Design smul_q31, start of the top module:
module smul_q31 (
    input  logic        clk,
    input  logic        reset,
    input  logic        go,
    input  logic [31:0] left,
    input  logic [31:0] right,
    output logic [31:0] out,
    output logic        done
);
  num_smul #(
      .LEFT_WIDTH (32),
      .RIGHT_WIDTH(32),
      .OUT_WIDTH  (32),
      .OUT_LSB    (31)
  ) mul (
      .left (left),
      .right(right),
      .go   (go),
      .reset(reset),
      .clk  (clk),
      .out  (out),
      .done (done)
  );
endmodule
For scale: roughly 98 flip-flops, ~0.041 mm^2 of cells after synthesis.
==> flow/config.mk <==
export PLATFORM = sky130hd
export DESIGN_NAME = smul_q31
export DESIGN_NICKNAME = smul_q31
export VERILOG_FILES = /design/flow/design.v
export SDC_FILE = /design/flow/constraint.sdc
export NUM_CORES = 4
export LEC_CHECK = 0
export ABC_AREA = 1
export CAP_MARGIN = 30
export CELL_PAD_IN_SITES_DETAIL_PLACEMENT = 2
export CORE_MARGIN = 8
export CORE_UTILIZATION = 40
export CTS_CLUSTER_SIZE = 66
export GPL_ROUTABILITY_DRIVEN = 0
export SETUP_SLACK_MARGIN = 1.5
export SLEW_MARGIN = 20
export TNS_END_PERCENT = 55
==> flow/constraint.sdc <==
create_clock -name core_clock -period 10.5 [get_ports {clk}]
set_input_delay 2.1000 -clock core_clock [delete_from_list [all_inputs] [get_ports {clk}]]
set_output_delay 2.1000 -clock core_clock [all_outputs]
set_load 0.01 [all_outputs]
run.sh (not shown) runs the stock make flow with config.mk's settings and CLKGATE_MAP_FILE=.
The baseline ended with an error in global routing (5_1_grt), error GRT-0116.
==> next run, changes <==
==> flow/config.mk (replaced) <==
export PLATFORM = sky130hd
export DESIGN_NAME = smul_q31
export DESIGN_NICKNAME = smul_q31
export VERILOG_FILES = /design/flow/design.v
export SDC_FILE = /design/flow/constraint.sdc
export NUM_CORES = 4
export LEC_CHECK = 0
export CAP_MARGIN = 20
export CORE_MARGIN = 2
export CORE_UTILIZATION = 64
export SLEW_MARGIN = 20
==> flow/constraint.sdc (replaced) <==
create_clock -name core_clock -period 12.4 [get_ports {clk}]
set_input_delay 2.4800 -clock core_clock [delete_from_list [all_inputs] [get_ports {clk}]]
set_output_delay 2.4800 -clock core_clock [all_outputs]
set_load 0.01 [all_outputs]
Effect: The changed run produced a clean layout; synthesized area came out lower by 6.2%; die size came out lower by 45%; synthesized cell count came out lower by 24%.
==> next run, changes <==
--- a/flow/config.mk
+++ b/flow/config.mk
@@ -8,4 +8,6 @@
 export CAP_MARGIN = 20
 export CORE_MARGIN = 2
-export CORE_UTILIZATION = 64
+export CORE_UTILIZATION = 71
+export CTS_CLUSTER_DIAMETER = 364
+export PLACE_DENSITY = 0.38
 export SLEW_MARGIN = 20
The new run ran to the end with no violations.
Maximum frequency goes down by about 0.43%.
Power is about the same.
Hold slack stays flat.
Non-clock buffer count shrinks by 1.
Synthesized cell count is unchanged.
Setup slack degrades by 0.038 ns.
==> next run, changes <==
--- a/flow/config.mk
+++ b/flow/config.mk
@@ -8,6 +8,5 @@
 export CAP_MARGIN = 20
 export CORE_MARGIN = 2
-export CORE_UTILIZATION = 71
-export CTS_CLUSTER_DIAMETER = 364
-export PLACE_DENSITY = 0.38
+export CORE_UTILIZATION = 55
+export SETUP_SLACK_MARGIN = 2.5
 export SLEW_MARGIN = 20
==> flow/constraint.sdc (replaced) <==
create_clock -name core_clock -period 7.68 [get_ports {clk}]
set_input_delay 1.5360 -clock core_clock [delete_from_list [all_inputs] [get_ports {clk}]]
set_output_delay 1.5360 -clock core_clock [all_outputs]
set_load 0.01 [all_outputs]
Global-route usage fell by 5.6 points.
Non-clock buffer count went up by 273.
Sequential share of layout area goes down by 0.29 points.
Final cell count rises by 11%.
Core utilization falls by 9.3 points.
Sequential power climbs by 58%.
Routed wire length increases by 12%.

========
smul_q31 again, from the RTL that the note above started with.
export LEC_CHECK = 0
export CAP_MARGIN = 25
export CELL_PAD_IN_SITES_DETAIL_PLACEMENT = 1
export CELL_PAD_IN_SITES_GLOBAL_PLACEMENT = 3
export CORE_MARGIN = 6
export CORE_UTILIZATION = 45
export CTS_CLUSTER_SIZE = 89
export GPL_ROUTABILITY_DRIVEN = 0
export PLACE_DENSITY_LB_ADDON = 0.05
export SETUP_SLACK_MARGIN = 2.5
export SLEW_MARGIN = 40
create_clock -name core_clock -period 8.0 [get_ports {clk}]
The first run finished with timing, DRC and antenna clean.
==> next run, changes <==
--- a/flow/config.mk
+++ b/flow/config.mk
@@ -7,0 +8 @@
+export ABC_AREA = 1
@@ -13,2 +14,2 @@
-export CTS_CLUSTER_SIZE = 89
-export GPL_ROUTABILITY_DRIVEN = 0
+export CTS_CLUSTER_SIZE = 52
+export GPL_ROUTABILITY_DRIVEN = 1
Clock power went down by about 2%; design area climbs by 7.6%; wire length came out higher by 12%; area after synthesis increases by 6.6%; sequential share of layout area shrinks by 0.28 points; flip-flop count stays the same.
==> next run, changes <==
==> flow/config.mk (replaced) <==
export PLATFORM = sky130hd
export DESIGN_NAME = smul_q31
export DESIGN_NICKNAME = smul_q31
export VERILOG_FILES = /design/flow/design.v
export SDC_FILE = /design/flow/constraint.sdc
export NUM_CORES = 4
export LEC_CHECK = 0
export CAP_MARGIN = 20
export CORE_MARGIN = 2
export CORE_UTILIZATION = 11
export SETUP_SLACK_MARGIN = 2.5
export SLEW_MARGIN = 20
==> flow/constraint.sdc (replaced) <==
create_clock -name core_clock -period 12.4 [get_ports {clk}]
set_input_delay 2.4800 -clock core_clock [delete_from_list [all_inputs] [get_ports {clk}]]
set_output_delay 2.4800 -clock core_clock [all_outputs]
set_load 0.01 [all_outputs]
Effect:
- wire length came out lower by a quarter to a third
- final area came out lower by a few percent
- fmax came out lower by about a fifth
- via count came out lower by about a fifth
- register-to-register slack gets better by 2.8 ns
- global-route usage came out lower by 24 points
- power came out lower by well over a third
- area after synthesis came out lower by a few percent
- combinational power came out lower by well over a third
- die area came out higher to 3.6 times its value
- final cell count came out higher by a quarter to a third
Power is estimated from default activity; no workload was simulated.
